==> flow/design.v <==
module alu_top (
    input             clk,
    input      [15:0] a,
    input      [15:0] b,
    input      [2:0]  opcode,
    input             mode,
    output reg [15:0] result,
    output reg        za,
    output reg        zb,
    output reg        eq,
    output reg        gt,
    output reg        lt
);
    reg [15:0] a_q, b_q;
    reg [2:0]  opcode_q;
    reg        mode_q;
    wire [15:0] alu_out;
    wire        za_w, zb_w, eq_w, gt_w, lt_w;
    ALU u_alu (.a(a_q), .b(b_q), .opcode(opcode_q), .mode(mode_q),
               .outALU(alu_out), .za(za_w), .zb(zb_w), .eq(eq_w), .gt(gt_w), .lt(lt_w));
    always @(posedge clk) begin
        a_q      <= a;
        b_q      <= b;
        opcode_q <= opcode;
        mode_q   <= mode;
        result   <= alu_out;
        za       <= za_w;
        zb       <= zb_w;
        eq       <= eq_w;
        gt       <= gt_w;
        lt       <= lt_w;
    end
endmodule

module arith(a,b,opcode,outau);
input [15:0] a;
input [15:0] b;
input [2:0] opcode;
output [15:0] outau;
reg [15:0] outau;
always@(*)
begin
	case(opcode)
	3'b000: outau = a+b;
	3'b001: outau = a * b;
	3'b010: if (a > b) begin
		outau = a - b;
		end
		else begin
		outau = b - a;
		end
	3'b011: if (a > b) begin
		outau = (b == 16'h0000) ? 16'h0000 : a / b;
		end
		else begin
		outau = (a == 16'h0000) ? 16'h0000 : b / a;
		end
	default outau = 16'h0000;
	endcase
end
endmodule
module logic_unit(a,b,opcode,outlu,za,zb,eq,gt,lt);
input [15:0] a;
input [15:0] b;
input [2:0] opcode;
output [15:0] outlu;
output za, zb,eq,gt,lt;
reg [15:0] outlu;
reg za,zb,eq,gt,lt;
always@(*)
begin
	case(opcode)
	3'b000: outlu = (a & b);
	3'b001: outlu = (a | b);
	3'b010: outlu = (~(a | b));
	3'b011: outlu = (~(a & b));
	3'b100: outlu = (~ a);
	3'b101: outlu = (~ b);
	3'b110: outlu = (a ^ b);
	3'b111: outlu = (~(a ^ b));
	endcase
end
always@(*)
begin
	if( a == b) begin
	eq = 1;
	end
	else begin
	eq = 0;
	end
	if ( a > b) begin
	gt = 1;
	end
	else begin
	gt = 0;
	end
	if ( a < b) begin
	lt = 1;
	end
	else begin
	lt = 0;
	end
	if( a == 16'h0000) begin
	za = 1;
	end
	else begin
	za = 0;
	end
	if (b == 16'h0000) begin
	zb = 1;
	end
	else begin
	zb = 0;
	end
end
endmodule
module ALU( a, b, opcode, mode, outALU, za, zb, eq, gt, lt);
input [15:0] a;
input [15:0] b;
input [2:0] opcode;
input mode;
output [15:0] outALU;
output za, zb, eq, gt, lt;
reg [15:0] outALU;
reg za, zb, eq, gt, lt;
wire [15:0] outau;
wire [15:0] outlu;
wire tza, tzb, teq, tgt, tlt;
arith a1 (.a(a), .b(b), .opcode(opcode), .outau(outau));
logic_unit l1 (.a(a), .b(b), .opcode(opcode), .outlu(outlu), .za(tza), .zb(tzb), .eq(teq), .gt(tgt), .lt(tlt));
always@(*)
begin
	if(mode == 0) begin
	outALU = outau;
	end
	else if (mode == 1) begin
	outALU = outlu;
	end
	else begin
	outALU = 16'h0000;
	end
	za = tza;
	zb = tzb;
	eq = teq;
	gt = tgt;
	lt = tlt;
end
endmodule
Settings: LEC_CHECK=0, ABC_AREA=0, CAP_MARGIN=0, CELL_PAD_IN_SITES_DETAIL_PLACEMENT=2, CELL_PAD_IN_SITES_GLOBAL_PLACEMENT=3, CORE_ASPECT_RATIO=0.87, CORE_MARGIN=2, CORE_UTILIZATION=24, GPL_ROUTABILITY_DRIVEN=0, HOLD_SLACK_MARGIN=0.23, MAX_ROUTING_LAYER=met4, MIN_ROUTING_LAYER=met2, PLACE_DENSITY_LB_ADDON=0.05, SLEW_MARGIN=30, TNS_END_PERCENT=20; clock period 24.1 ns.
run.sh (not shown) runs the stock make flow with config.mk's settings and CLKGATE_MAP_FILE=.
The first run completed, yet does not pass: negative setup slack.
Edit:
ABC_AREA = 1   (was 0)
CAP_MARGIN = 15   (was 0)
CORE_ASPECT_RATIO = default   (was 0.87)
CORE_UTILIZATION = 40   (was 24)
GPL_ROUTABILITY_DRIVEN = default   (was 0)
GPL_TIMING_DRIVEN = 0   (was default)
HOLD_SLACK_MARGIN = -0.02   (was 0.23)
MAX_ROUTING_LAYER = default   (was met4)
MIN_ROUTING_LAYER = default   (was met2)
PLACE_DENSITY_LB_ADDON = default   (was 0.05)
SLEW_MARGIN = 25   (was 30)
TNS_END_PERCENT = 95   (was 20)
clock period = 45.0 ns   (was 24.1 ns; I/O delays follow)
Now the flow completed without violations.
Register-to-register slack improved by 8.6 ns.
Hold slack got worse by 0.12 ns.
Utilization goes up by 7.9 points.
Final cell count goes down by 23%.
Non-clock buffer count goes down by 582.
Wire length goes down by 34%.
Sequential power goes down by 45%.
Power goes down by about 70%.
Maximum frequency goes down by about 30%.
Edit:
CAP_MARGIN = 20   (was 15)
CELL_PAD_IN_SITES_DETAIL_PLACEMENT = default   (was 2)
CELL_PAD_IN_SITES_GLOBAL_PLACEMENT = default   (was 3)
CTS_CLUSTER_DIAMETER = 190   (was default)
CTS_CLUSTER_SIZE = 98   (was default)
GPL_ROUTABILITY_DRIVEN = 0   (was default)
GPL_TIMING_DRIVEN = default   (was 0)
HOLD_SLACK_MARGIN = default   (was -0.02)
PLACE_DENSITY_LB_ADDON = 0.29   (was default)
SLEW_MARGIN = 20   (was 25)
TNS_END_PERCENT = 90   (was 95)
Effect: Cell area is lower by 1.5%. Routed wire length is lower by 26%. Fmax is higher by 5.6%. Clock-buffer cell count does not change. Final cell count is lower by 1.8%.
Edit:
CORE_ASPECT_RATIO = 0.5   (was default)
CORE_UTILIZATION = 59   (was 40)
CTS_CLUSTER_DIAMETER = 281   (was 190)
GPL_ROUTABILITY_DRIVEN = default   (was 0)
PLACE_DENSITY = 0.35   (was default)
PLACE_DENSITY_LB_ADDON = default   (was 0.29)
TNS_END_PERCENT = 15   (was 90)
Outcome: The changed run produced a clean layout. Synthesized area does not change. Total power is lower by 1.1%. Worst hold slack improves by 0.0090 ns.
Edit:
CORE_ASPECT_RATIO = default   (was 0.5)
CORE_UTILIZATION = 64   (was 59)
CTS_CLUSTER_DIAMETER = 382   (was 281)
TNS_END_PERCENT = 10   (was 15)
clock period = 29.1 ns   (was 45.0 ns; I/O delays follow)
The new run reached the layout checks and failed them: negative setup slack. Clock-buffer cell count came out lower by 2. Setup slack loses 8.5 ns. Cell count went up by 8.4%. Hold slack got worse by 0.0097 ns. Register-to-register slack loses 8.5 ns. Total power is higher by 80%. Final area goes up by 17%.


job 101:
// alu_top: RTL as listed in full above, without the edits since
Settings: LEC_CHECK=0, ABC_AREA=1, CAP_MARGIN=20, CORE_MARGIN=2, CORE_UTILIZATION=72, CTS_CLUSTER_DIAMETER=371, CTS_CLUSTER_SIZE=14, PLACE_DENSITY_LB_ADDON=0.08, SETUP_SLACK_MARGIN=1.68, SLEW_MARGIN=20; clock period 5.97 ns.
Job 101 terminated abnormally: clock tree synthesis (4_1_cts) reported DPL-0038.
The following lists how job 102 was set up differently from job 101:
- removing ABC_AREA (formerly 1)
- changing CORE_UTILIZATION from 72 to 65
- removing PLACE_DENSITY_LB_ADDON (formerly 0.08)
- removing CTS_CLUSTER_DIAMETER (formerly 371)
- removing SETUP_SLACK_MARGIN (formerly 1.68)
- removing CTS_CLUSTER_SIZE (formerly 14)
- setting TNS_END_PERCENT to 5 for the first time
- changing the clock period (ns, I/O delays scaled along) from 5.97 to 27.5
Results
Although it ran to completion, job 102 produced a layout that fails the final checks because of negative setup slack.
Compared with job 101, in job 102 area share of xor/xnor cells in the synthesized design +2.5 points, post-synth area from yosys stat shows an increase of about 3.7%, synthesized area picked up an extra 3.7%, placeable core area saw an increase, distinct cell type count of the synthesized netlist climbed 36%.
Number of standard-cell rows in the floorplan | job 102 above job 101
Comparing job 101 and job 102, post-placement cell area is lower on job 102.
The multiplexer fraction of the synthesized cell area of job 102 is higher than that of job 101.
Synthesized cell count (job 102 vs. job 101) decreases by a few percent
Simple logic cell fraction of the synthesized area is higher on job 101
Relative to job 102, the following input files were edited for job 103:
- CORE_UTILIZATION changed from 65 to 59
- TNS_END_PERCENT removed (was 5)
- the clock period (ns, I/O delays scaled along) changed from 27.5 to 29.4
Notes after the runs:
Of job 102 and job 103, just one finished clean: job 103. Job 102: complete, dirty (negative setup slack). As of job 103, critical path depth had risen by a few percent compared to job 102. On total die area, job 103 does worse than job 102. First-pass GRT wire length down 0.69% in job 103 wrt job 102.
Input changes introduced in job 104 (baseline for comparison: job 103):
- CORE_UTILIZATION changed from 59 to 40
- the clock period (ns, I/O delays scaled along) changed from 29.4 to 37.1
## What came out
- Diff job 103 -> job 104 | final-stage net count | down by a few percent
- The critical-path cell with the highest stage delay comes out a211oi_1 in one run and o31ai_2 in the other, namely in job 103 and job 104 respectively.
- Going from job 103 to job 104, the initial cell density of the core was found to have gone down by 20 points.
- Compared with job 103, job 104 degrades time the worst path needs with I/O delays and setup.
Changes in job 105 relative to job 104:
- CTS_CLUSTER_DIAMETER newly set to 29
- MAX_ROUTING_LAYER newly set to met4
- TNS_END_PERCENT newly set to 5
- CORE_UTILIZATION changed from 40 to 68
- the clock period (ns, I/O delays scaled along) changed from 37.1 to 28.4
[summary]
- Job 104 has lower floorplan-stage core utilization than job 105.
- In the route summary, job 105 ends up with a via count exceeding that of job 104.
- Going from job 104 to job 105, time the final worst path needs with I/O delays and setup shrinks by 5.56 ns.
- Job 105: flow complete, layout not clean; failing: negative setup slack
- Chip height shrinks by more than 10% when moving from job 104 to job 105.
- Summary — longest individual stage delay on the worst path, job 105 relative to job 104: lower, by 0.09 ns.
- Job 105 vs job 104 — share of cell area taken by flip-flops and latches dropped 0.82 points.
- Relative to job 104, met2 track demand over resource increased by 26 points in job 105.
- Number of buffers and inverters on the critical path was higher in job 105 than in job 104.
- Job 105 against job 104: wire length of the first global-routing pass went down by 3500 microns; ratio of final minimum period to clock period now larger.
No activity file was given, so power comes from the tool's default toggle rates.
